==> violet <==
==> flow/design.v <==
module pow_5_pipe
(
    input             clock,
    input      [17:0] n,
    output reg [17:0] n_pow_5
);
    reg [17:0] n_1, n_2, n_3;
    reg [17:0] n_pow_2, n_pow_3, n_pow_4;
    always @(posedge clock)
    begin
        n_1 <= n;
        n_2 <= n_1;
        n_3 <= n_2;
        n_pow_2 <= n * n;
        n_pow_3 <= n_pow_2 * n_1;
        n_pow_4 <= n_pow_3 * n_2;
        n_pow_5 <= n_pow_4 * n_3;
    end
endmodule
==> flow/run.sh <==
#!/bin/bash
# the make line also repeats each setting of config.mk as NAME=value (left out here)
make -C /OpenROAD-flow-scripts/flow DESIGN_CONFIG=/design/flow/config.mk WORK_HOME=/design/flow/orfs CLKGATE_MAP_FILE= finish
==> flow/config.mk <==
export PLATFORM = sky130hd
export DESIGN_NAME = pow_5_pipe
export DESIGN_NICKNAME = pow_5_pipe
export VERILOG_FILES = /design/flow/design.v
export SDC_FILE = /design/flow/constraint.sdc
export NUM_CORES = 4
export LEC_CHECK = 0
export CAP_MARGIN = 20
export CORE_ASPECT_RATIO = 0.57
export CORE_MARGIN = 10
export CORE_UTILIZATION = 40
export MAX_ROUTING_LAYER = met4
export MIN_ROUTING_LAYER = met2
export PLACE_DENSITY_LB_ADDON = 0.14
export SETUP_SLACK_MARGIN = 1.39
export SLEW_MARGIN = 20
export TNS_END_PERCENT = 90
==> flow/constraint.sdc <==
create_clock -name core_clock -period 11.2 [get_ports {clock}]
set_input_delay 2.2400 -clock core_clock [delete_from_list [all_inputs] [get_ports {clock}]]
set_output_delay 2.2400 -clock core_clock [all_outputs]
set_load 0.01 [all_outputs]
==> inputs of willow, as changes to violet <==
Settings changed: CORE_ASPECT_RATIO 0.57 to default, CORE_MARGIN 10 to 2, CORE_UTILIZATION 40 to 65, MAX_ROUTING_LAYER met4 to default, MIN_ROUTING_LAYER met2 to default, PLACE_DENSITY_LB_ADDON 0.14 to default, SETUP_SLACK_MARGIN 1.39 to default, TNS_END_PERCENT 90 to default.
==> flow/constraint.sdc (replaced) <==
create_clock -name core_clock -period 5.23 [get_ports {clock}]
set_input_delay 1.0460 -clock core_clock [delete_from_list [all_inputs] [get_ports {clock}]]
set_output_delay 1.0460 -clock core_clock [all_outputs]
set_load 0.01 [all_outputs]
==> inputs of yarrow, as changes to violet <==
Settings changed: CORE_ASPECT_RATIO 0.57 to default, CORE_MARGIN 10 to 2, CORE_UTILIZATION 40 to 72, MAX_ROUTING_LAYER met4 to default, MIN_ROUTING_LAYER met2 to default, PLACE_DENSITY from default to 0.4, PLACE_DENSITY_LB_ADDON 0.14 to default, SETUP_SLACK_MARGIN 1.39 to 0.52, TNS_END_PERCENT 90 to 5.
==> flow/constraint.sdc (replaced) <==
create_clock -name core_clock -period 3.89 [get_ports {clock}]
set_input_delay 0.7780 -clock core_clock [delete_from_list [all_inputs] [get_ports {clock}]]
set_output_delay 0.7780 -clock core_clock [all_outputs]
set_load 0.01 [all_outputs]
==> inputs of garnet, as changes to violet <==
Settings changed: CORE_ASPECT_RATIO 0.57 to default, CORE_MARGIN 10 to 2, MAX_ROUTING_LAYER met4 to default, MIN_ROUTING_LAYER met2 to default, PLACE_DENSITY_LB_ADDON 0.14 to default, SETUP_SLACK_MARGIN 1.39 to default, TNS_END_PERCENT 90 to default.
==> flow/constraint.sdc (replaced) <==
create_clock -name core_clock -period 6.23 [get_ports {clock}]
set_input_delay 1.2460 -clock core_clock [delete_from_list [all_inputs] [get_ports {clock}]]
set_output_delay 1.2460 -clock core_clock [all_outputs]
set_load 0.01 [all_outputs]
==> comparison <==
- yarrow ran to the end with violations: setup timing. garnet finished with timing, DRC and antenna clean. violet ran to the end with no violations. willow ran to the end with violations: setup timing.
- Routed wire length, lowest first: garnet, willow, yarrow, violet.
- Against yarrow, the critical path depth of garnet is lower by 1.
- In synthesized cell count, violet and yarrow do not differ.
- Against violet, the cell count of garnet is larger by about 0.9%.
- In sequential cell count, willow and violet do not differ.
- The highest worst hold slack belongs to violet, the lowest to garnet.
- Core utilization: yarrow > willow > garnet > violet.
